== job 3163 ==
==> flow/design.v <==
module fpadd (
    clk, reset, start,
    a, b,
    sum, 
    done
);
    input clk, reset, start;
    input [31:0] a, b;
    output [31:0] sum;
    output done;
    reg sign_a, sign_b, sign_r;
    reg [7:0] exp_a, exp_b, exp_r;
	reg [25:0] mant_a, mant_b;
    reg [25:0] mant_r;
	reg [31:0] sum;  
	reg done;
    reg [23:0] mant_sum;
    parameter IDLE = 3'b000;
    parameter SIGN = 3'b001;
    parameter SHIFT = 3'b010;
    parameter ADD = 3'b011;
	parameter RESSIGN = 3'b100;
    parameter NORM = 3'b101;
    parameter SEARCH = 3'b110;
	parameter FIN = 3'b111;
    reg[2:0] pres_state;
	always @(posedge clk) begin
	    if(reset) begin
			exp_a <= 0; exp_b <= 0; exp_r <= 0;
			mant_a <= 0; mant_b <= 0; mant_r <= 0;
			sign_a <= 0; sign_b <= 0; sign_r <= 0;
			done <= 0; sum <= 0; mant_sum <= 0;
    	end
    	else if(start) begin
	    	sign_a <= a[31];
	    	sign_b <= b[31];
			exp_a <= a[30:23];
			exp_b <= b[30:23];
			mant_a <= {3'b001, a[22:0]};  
			mant_b <= {3'b001, b[22:0]};  
	    	done <= 0;
	    	pres_state <= IDLE;
	    end
	    else begin
	    	case(pres_state)
			IDLE:  
	    	begin
		    	if ((exp_a == 8'b0) && (mant_a[22:0] == 22'b0 && mant_a[23] == 1'b1)) begin
					sum <= {sign_b, exp_b, mant_b[22:0]};
					done <= 1;
					pres_state <= FIN;
		    	end
	    		else if ((exp_b == 8'b0) && (mant_b[22:0] == 22'b0 && mant_b[23] == 1'b1)) begin
					sum <= {sign_a, exp_a, mant_a[22:0]};
					done <= 1;
					pres_state <= FIN;
		    	end
				else if (exp_a == 8'b11111111) begin
					sum <= {sign_a, exp_a, mant_a[22:0]};
					done <= 1;
					pres_state <= FIN;
				end
				else if (exp_b == 8'b11111111) begin
					sum <= {sign_b, exp_b, mant_b[22:0]};
					done <= 1;
					pres_state <= FIN;
				end
				else begin
					pres_state <= SIGN;
				end
			end	
			SIGN:  
			begin
				if (sign_a) begin
					mant_a <= ~mant_a + 1;
				end	
				if (sign_b) begin
					mant_b <= ~mant_b + 1;
				end	
				pres_state <= SHIFT;
			end
			SHIFT:  
			begin
				if(exp_a > exp_b) begin
					mant_b <= {sign_b, mant_b[25:1]};  
					exp_b <= exp_b + 1;
					exp_r <= exp_a;
				end
				else if(exp_a < exp_b) begin
					mant_a <= {sign_a, mant_a[25:1]};  
					exp_a <= exp_a + 1;
					exp_r <= exp_b;
				end
				else
					exp_r <= exp_a;
				pres_state <= (exp_a == exp_b) ? ADD : pres_state;
			end
			ADD:  
			begin
				mant_r <= mant_a + mant_b;
				pres_state <= RESSIGN;
			end
			RESSIGN:  
			begin
				if (mant_r[25] == 1) begin
					sign_r <= 1;
					mant_r <= -mant_r;
				end else begin
					sign_r <= 0;
				end
				pres_state <= NORM;
			end
			NORM:  
			begin
				if (mant_r == 0) begin
					exp_r <= 0;
					pres_state <= FIN;
				end else if ((mant_r[24] == 0) && (mant_r[23] == 1)) begin
					pres_state <= FIN;
				end else if (mant_r[24] == 1) begin
					mant_r <= mant_r >> 1;
					exp_r  <= exp_r + 1;
					pres_state <= FIN;
				end else
					pres_state <= SEARCH;
			end
			SEARCH:  
			begin
				if(mant_r[23] != 1) begin
					mant_r <= mant_r << 1;
					exp_r  <= exp_r - 1;
					pres_state <= SEARCH;
				end else
					pres_state <= FIN;
			end
			FIN:
			begin
				if (!done) begin
					sum <= {sign_r, exp_r, {mant_r[22:0]}};
					done <= 1;
				end
			end
			endcase
	    end
	end
endmodule
make LEC_CHECK=0 ABC_AREA=0 CAP_MARGIN=5 CORE_ASPECT_RATIO=0.5 CORE_MARGIN=9 CORE_UTILIZATION=45 CTS_CLUSTER_DIAMETER=331 CTS_CLUSTER_SIZE=98 GPL_ROUTABILITY_DRIVEN=0 PLACE_DENSITY_LB_ADDON=0.3 SETUP_SLACK_MARGIN=-0.2 SLEW_MARGIN=20 TNS_END_PERCENT=70 finish   # period 2.17 ns
run.sh (not shown) runs the stock make flow with config.mk's settings and CLKGATE_MAP_FILE=.
Job 3163 finished all stages; however, its layout fails the closing checks, the failures being setup timing.
diff inputs: job 3163 => job 4439
Settings: CTS_CLUSTER_SIZE: 98 -> 20; SETUP_SLACK_MARGIN: -0.2 -> unset; CORE_UTILIZATION: 45 -> 55; CTS_CLUSTER_DIAMETER: 331 -> unset; CORE_ASPECT_RATIO: 0.5 -> unset; PLACE_DENSITY_LB_ADDON: 0.3 -> 0.22.
==> results <==
Job 4439 completed end to end; final checks failed (setup timing).
What the final checks of job 3163 revealed, after a flow that finished every stage, was a layout that fails on setup timing.
Comparing job 3163 and job 4439, sum of routed wire length over all layers is higher on job 4439.
Compared with job 3163, in job 4439 number of global-route vias before repair moved up; cell area moved up; non-filler instance count after layout moved down; chip area moved down.
Capture point of the critical path: mant_b[18] -> job 3163, mant_b[24] -> job 4439
Input changes introduced in job 6079 (baseline for comparison: job 4439):
Settings: CTS_CLUSTER_SIZE: 20 -> unset; PLACE_DENSITY_LB_ADDON: 0.22 -> unset; GPL_ROUTABILITY_DRIVEN: 0 -> unset; CAP_MARGIN: 5 -> 20; CORE_MARGIN: 9 -> 2; ABC_AREA: 0 -> unset; TNS_END_PERCENT: 70 -> unset; CORE_UTILIZATION: 55 -> 62; the clock period (ns, I/O delays scaled along): 2.17 -> 3.12.
- Job 6079 went all the way through the flow, and no timing, DRC or antenna check failed.
- Compared with job 4439, job 6079 ends up with a smaller final cell area.
- Job 4439 → job 6079: hold slack climbed 0.083 ns, total vias in the final route lower.
- A slowest cell on the critical path of sky130_fd_sc_hd__a22oi_1 is what job 4439 shows, while sky130_fd_sc_hd__or3b_2 belongs to job 6079.
What job 4446 does differently from job 6079 at the input level:
Settings: CORE_UTILIZATION now 40, was 62; the clock period (ns, I/O delays scaled along) now 5.0, was 3.12.
==> results <==
Side by side, power turned out lower in job 4446 than in job 6079. The capture point of the worst path comes out mant_r[18] in one run and sum[25] in the other, namely in job 6079 and job 4446 respectively. The higher cell area after layout of job 4446 and job 6079 is in job 6079. Job 4446 against job 6079: total detailed-routing wirelength grew by 1.7%; routed via count fell 5.8%. Job 6079 tops out at a higher clock frequency than job 4446. Looking only at first-pass GRT wire length, and setting everything else aside, the lower value of job 4446 and job 6079 goes to job 6079. Re yosys stat chip area: no difference whatsoever between job 4446 and job 6079.
Edits applied to the flow inputs when going from job 4446 to job 748:
Settings: ABC_AREA: unset -> 1; CORE_UTILIZATION: 40 -> 70; the clock period (ns, I/O delays scaled along): 5.0 -> 2.51.
## What came out
Summary of job 748 over job 4446: post-synthesis mux area share went down; design internal power went up.
Going from job 4446 to job 748, met2 wirelength from detailed routing shows an increase of 2200 um; number of instances on the worst hold path down 1.

---

Setup of run A:
RTL: the design.v shown in full above, as it stands there.
clock: 5.0 ns
lec_check: 0
cap_margin: 20
cell_pad_in_sites_detail_placement: 1
core_margin: 2
core_utilization: 40
cts_cluster_diameter: 393
slew_margin: 20
What run B does differently from run A at the input level:
Settings: CELL_PAD_IN_SITES_DETAIL_PLACEMENT removed (was 1); PLACE_DENSITY newly set to 0.67; CORE_UTILIZATION changed from 40 to 72; CTS_CLUSTER_DIAMETER removed (was 393); the clock period (ns, I/O delays scaled along) changed from 5.0 to 4.08.
## What came out
- Compared with run A, run B instantiates a smaller number of cells.
- Taking run A as the reference point, the fraction of the cycle the final worst path needs of run B rises by 7.5 points.
- Clock power in run B vs run A: up about 22%
Edits applied to the flow inputs when going from run B to run C:
Settings: putting CTS_CLUSTER_SIZE at 73 where nothing was set; putting HOLD_SLACK_MARGIN at -0.08 where nothing was set; putting ABC_AREA at 0 where nothing was set; swapping 0.67 for 0.95 in PLACE_DENSITY; swapping 4.08 for 2.67 in the clock period (ns, I/O delays scaled along).
### Flow results
Flow for run C halted at global routing, error code GRT-0232.
Diff run C..run B | area reported by Yosys stat | unchanged
Between run B and run C, post-DP HPWL is lower for run B, run C comes in above that.
Diff run C..run B | synthesized cell count | unchanged
Relative to run B, global placement routability congestion has increased by about 2.2% in run C.
Delta (run C minus run B): synthesized area saw little to no change; setup slack after placement saw a decrease; maximum root-to-sink buffer count saw little to no change.
Here is what was changed in the inputs of run D compared with run C.
Settings: clearing ABC_AREA, which used to be 0; swapping 73 for 76 in CTS_CLUSTER_SIZE; swapping 0.95 for 0.67 in PLACE_DENSITY; putting SETUP_SLACK_MARGIN at 1.21 where nothing was set; clearing HOLD_SLACK_MARGIN, which used to be -0.08; swapping 2.67 for 4.08 in the clock period (ns, I/O delays scaled along).
==> results <==
Run D completed every stage of the flow, and the final layout passed the timing, design-rule and antenna checks. Re post-synth tally of flip-flops with integrated enable: no difference whatsoever between run C and run D. Run D against run C; count of placed standard cells including taps is down by a little under 10%. [compare] base=run C new=run D: die area has remained practically unchanged, placed standard-cell area has decreased, cell area after synthesis has remained practically unchanged. Post-CTS repair timing setup buffer count | run D above run C. On initial core utilization, run C and run D are basically level. Per the comparison of run D with run C, quantity of gates resized following cts shows an increase of about 18%, placer congestion estimate lost 0.022.

---

// fpadd: RTL as listed in full above, without the edits since
Settings: LEC_CHECK=0, ABC_AREA=0, CAP_MARGIN=20, CORE_MARGIN=2, CORE_UTILIZATION=69, CTS_CLUSTER_SIZE=23, HOLD_SLACK_MARGIN=-0.08, SETUP_SLACK_MARGIN=0.43, SLEW_MARGIN=20; clock period 2.67 ns.
The starting point stopped in 5_1_grt (GRT-0116).
Edit:
ABC_AREA = default   (was 0)
CORE_UTILIZATION = 40   (was 69)
CTS_CLUSTER_SIZE = default   (was 23)
HOLD_SLACK_MARGIN = default   (was -0.08)
SETUP_SLACK_MARGIN = default   (was 0.43)
clock period = 3.66 ns   (was 2.67 ns; I/O delays follow)
The changed run completed with no timing, DRC or antenna violations.
Die area grows by 70%.
Synthesized cell count does not change.
Area after synthesis stays the same.
Edit:
CAP_MARGIN = 5   (was 20)
CORE_UTILIZATION = 72   (was 40)
PLACE_DENSITY = 0.67   (was default)
SETUP_SLACK_MARGIN = 1.21   (was default)
clock period = 4.08 ns   (was 3.66 ns; I/O delays follow)
The new run passed the timing, design-rule and antenna checks. Sequential cell count is unchanged. Worst hold slack gets worse by 0.0038 ns. Power is lower by 5.9%. Critical path depth does not change. First-iteration DRC count is higher by 120%. Combinational power stays flat. Wire length is higher by 9.6%. Clock skew is lower by 0.0054 ns. Via count is higher by 15%. Worst setup slack gets better by 0.68 ns. Fmax is higher by 9.0%.
Edit:
CAP_MARGIN = 20   (was 5)
CORE_UTILIZATION = 55   (was 72)
PLACE_DENSITY = default   (was 0.67)
SETUP_SLACK_MARGIN = default   (was 1.21)
clock period = 3.66 ns   (was 4.08 ns; I/O delays follow)
Outcome: Worst hold slack is worse by 0.010 ns; fmax fell by about 10%; setup slack is worse by 0.73 ns; clock skew barely changes; synthesized cell count is unchanged; clock-buffer cell count stays the same; synthesized area does not change.
Edit:
ABC_AREA = 0   (was default)
CORE_UTILIZATION = 70   (was 55)
CTS_CLUSTER_SIZE = 37   (was default)
SETUP_SLACK_MARGIN = 0.3   (was default)
clock period = 2.51 ns   (was 3.66 ns; I/O delays follow)
Outcome: This time the run aborted during 4_1_cts with DPL-0038. Synthesized area stays the same. Die size came out lower by 21%. Synthesized cell count is unchanged.

---

try-nickel:
RTL: the design.v shown in full above, as it stands there.
Settings: LEC_CHECK=0, ABC_AREA=1, CAP_MARGIN=20, CORE_MARGIN=2, CORE_UTILIZATION=45, CTS_CLUSTER_DIAMETER=378, CTS_CLUSTER_SIZE=98, PLACE_DENSITY=0.37, SETUP_SLACK_MARGIN=-0.49, SLEW_MARGIN=20; clock period 5.0 ns.
No stage failed in try-nickel, and the final checks on the layout all came back clean.
The inputs of try-maple differ from those of try-nickel as listed below.
# try-nickel
export LEC_CHECK = 0
export ABC_AREA = 1
export CAP_MARGIN = 20
export CORE_MARGIN = 2
export CORE_UTILIZATION = 45
export CTS_CLUSTER_DIAMETER = 378
export CTS_CLUSTER_SIZE = 98
export PLACE_DENSITY = 0.37
export SETUP_SLACK_MARGIN = -0.49
export SLEW_MARGIN = 20
create_clock -name core_clock -period 5.0 [get_ports {clk}]
# try-maple
export LEC_CHECK = 0
export ABC_AREA = 1
export CAP_MARGIN = 20
export CORE_ASPECT_RATIO = 0.5
export CORE_MARGIN = 2
export CORE_UTILIZATION = 59
export CTS_CLUSTER_DIAMETER = 378
export CTS_CLUSTER_SIZE = 98
export PLACE_DENSITY = 0.37
export SETUP_SLACK_MARGIN = 0.09
export SLEW_MARGIN = 20
export TNS_END_PERCENT = 5
create_clock -name core_clock -period 5.0 [get_ports {clk}]
==> results <==
- try-maple: all stages complete, timing, DRC and antenna checks passed
- try-nickel → try-maple: average instance area after synthesis neither gained nor lost much; fraction of area in registers closely matched the old numbers; die footprint now sits lower; sum of net half-perimeters after detailed placement saw a decrease.
What try-violet does differently from try-maple at the input level:
# try-maple
export LEC_CHECK = 0
export ABC_AREA = 1
export CAP_MARGIN = 20
export CORE_ASPECT_RATIO = 0.5
export CORE_MARGIN = 2
export CORE_UTILIZATION = 59
export CTS_CLUSTER_DIAMETER = 378
export CTS_CLUSTER_SIZE = 98
export PLACE_DENSITY = 0.37
export SETUP_SLACK_MARGIN = 0.09
export SLEW_MARGIN = 20
export TNS_END_PERCENT = 5
create_clock -name core_clock -period 5.0 [get_ports {clk}]
# try-violet
export LEC_CHECK = 0
export CAP_MARGIN = 20
export CELL_PAD_IN_SITES_DETAIL_PLACEMENT = 1
export CORE_MARGIN = 7
export CORE_UTILIZATION = 40
export CTS_CLUSTER_DIAMETER = 393
export MIN_ROUTING_LAYER = met2
export PLACE_DENSITY = 0.46
export SETUP_SLACK_MARGIN = 0.85
export SLEW_MARGIN = 5
create_clock -name core_clock -period 5.0 [get_ports {clk}]
try-maple was carried through to the last stage, and its layout satisfied the timing, design-rule and antenna checks. try-violet closes out successfully: all stages finished, all timing, DRC and antenna checks passed. In try-violet, final clock period utilization by the worst path is higher than in try-maple. Compared to try-maple, the router laid down more metal wire for try-violet. Area added between synthesis and finish (try-violet over try-maple): increase, 2.7 points. Setup slack delta (try-violet − try-maple): unfavourable. Comparing the two runs side by side, try-violet comes out ahead of try-maple on overall power of the completed layout. When try-violet is set beside try-maple, its area of the die turns out to be 48% larger. Compared with try-maple, try-violet shows area of the core that has gone up by more than a quarter.

---

Setup of run 1:
RTL: the design.v shown in full above, as it stands there.
==> flow/config.mk <==
export PLATFORM = sky130hd
export DESIGN_NAME = fpadd
export DESIGN_NICKNAME = fpadd
export VERILOG_FILES = /design/flow/design.v
export SDC_FILE = /design/flow/constraint.sdc
export NUM_CORES = 4
export LEC_CHECK = 0
export ABC_AREA = 0
export CAP_MARGIN = 15
export CELL_PAD_IN_SITES_DETAIL_PLACEMENT = 0
export CORE_ASPECT_RATIO = 1.88
export CORE_MARGIN = 9
export CORE_UTILIZATION = 55
export CTS_CLUSTER_DIAMETER = 53
export CTS_CLUSTER_SIZE = 20
export GPL_ROUTABILITY_DRIVEN = 0
export HOLD_SLACK_MARGIN = 0.07
export MAX_ROUTING_LAYER = met5
export MIN_ROUTING_LAYER = met1
export PLACE_DENSITY = 0.53
export SETUP_SLACK_MARGIN = 0.77
export SLEW_MARGIN = 20
export TNS_END_PERCENT = 20
==> flow/constraint.sdc <==
create_clock -name core_clock -period 3.11 [get_ports {clk}]
set_input_delay 0.6220 -clock core_clock [delete_from_list [all_inputs] [get_ports {clk}]]
set_output_delay 0.6220 -clock core_clock [all_outputs]
set_load 0.01 [all_outputs]
In summary, run 1 completed successfully, with a layout that passed the timing, design-rule and antenna checks.
The following lists how run 2 was set up differently from run 1:
==> flow/config.mk <==
export PLATFORM = sky130hd
export DESIGN_NAME = fpadd
export DESIGN_NICKNAME = fpadd
export VERILOG_FILES = /design/flow/design.v
export SDC_FILE = /design/flow/constraint.sdc
export NUM_CORES = 4
export LEC_CHECK = 0
export CAP_MARGIN = 15
export CELL_PAD_IN_SITES_DETAIL_PLACEMENT = 2
export CORE_MARGIN = 5
export CORE_UTILIZATION = 40
export CTS_CLUSTER_DIAMETER = 121
export GPL_ROUTABILITY_DRIVEN = 0
export SLEW_MARGIN = 20
==> flow/constraint.sdc <==
create_clock -name core_clock -period 2.69 [get_ports {clk}]
set_input_delay 0.5380 -clock core_clock [delete_from_list [all_inputs] [get_ports {clk}]]
set_output_delay 0.5380 -clock core_clock [all_outputs]
set_load 0.01 [all_outputs]
Results
Stage in which a tool error killed run 2: clock tree synthesis (4_1_cts). Cmp run 2 vs run 1: placed standard-cell area higher in run 2. The HPWL after detailed placement of run 2 was inferior to that of run 1. Area of the core (run 2 vs. run 1) increases by more than a quarter. [diff] worst setup slack after placement, run 2 relative to run 1: regression. Re height of the die: run 2 and run 1 aren't equal, and the higher value belongs to run 1. Of run 2 and run 1, run 1 shows the higher initial standard-cell utilization of the core, with run 2 below it.
Modified inputs, run 3 compared to run 2
--- a/flow/config.mk
+++ b/flow/config.mk
@@ -7,8 +7,9 @@
 export LEC_CHECK = 0
-export CAP_MARGIN = 15
-export CELL_PAD_IN_SITES_DETAIL_PLACEMENT = 2
-export CORE_MARGIN = 5
-export CORE_UTILIZATION = 40
-export CTS_CLUSTER_DIAMETER = 121
+export ABC_AREA = 0
+export CAP_MARGIN = 5
+export CORE_MARGIN = 2
+export CORE_UTILIZATION = 70
+export CTS_CLUSTER_SIZE = 20
 export GPL_ROUTABILITY_DRIVEN = 0
 export SLEW_MARGIN = 20
+export TNS_END_PERCENT = 70
==> flow/constraint.sdc <==
create_clock -name core_clock -period 3.34 [get_ports {clk}]
set_input_delay 0.6680 -clock core_clock [delete_from_list [all_inputs] [get_ports {clk}]]
set_output_delay 0.6680 -clock core_clock [all_outputs]
set_load 0.01 [all_outputs]
[summary]
Run 3 reached the end of the flow, and the finished layout is clean on the timing, design-rule and antenna checks. Number of library cell types mapped by synthesis across run 2 and run 3: no real change. Comparing run 2 against run 3, there is no change at all in total nets after synthesis. From run 2 to run 3, total cell area reported by yosys after synthesis did not move at all. Run 3 reports a lower total instance count after detailed placement than run 2 does. Compared run 3 vs run 2, and post-DP HPWL is down in run 3. Comparing run 2 with run 3, the synthesized cell count came out essentially unchanged. In run 3, the overall die area came out 0.014 mm^2 below the value in run 2. In run 3 the die span in y turned out 46 um lower than in run 2. Overall die width, run 2 and run 3, higher one = run 2.
--- input diff run 3..run 4 ---
--- a/flow/config.mk
+++ b/flow/config.mk
@@ -7,9 +7,5 @@
 export LEC_CHECK = 0
-export ABC_AREA = 0
-export CAP_MARGIN = 5
+export CAP_MARGIN = 20
 export CORE_MARGIN = 2
-export CORE_UTILIZATION = 70
-export CTS_CLUSTER_SIZE = 20
-export GPL_ROUTABILITY_DRIVEN = 0
+export CORE_UTILIZATION = 21
 export SLEW_MARGIN = 20
-export TNS_END_PERCENT = 70
==> flow/constraint.sdc <==
create_clock -name core_clock -period 5.2 [get_ports {clk}]
set_input_delay 1.0400 -clock core_clock [delete_from_list [all_inputs] [get_ports {clk}]]
set_output_delay 1.0400 -clock core_clock [all_outputs]
set_load 0.01 [all_outputs]
Notes after the runs:
Run 4: flow completed, timing, DRC and antenna clean
Run 3: PASS, flow complete, no timing, DRC or antenna violations
Changes observed in run 4 relative to run 3: utilization shrank by 58 points; global-route usage shrank by 30 points; signal arrival time at the worst endpoint grew by 0.64 ns.
Non-clock buffer count, run 3 and run 4: lower on run 4
Power and IR drop assume default switching activity.
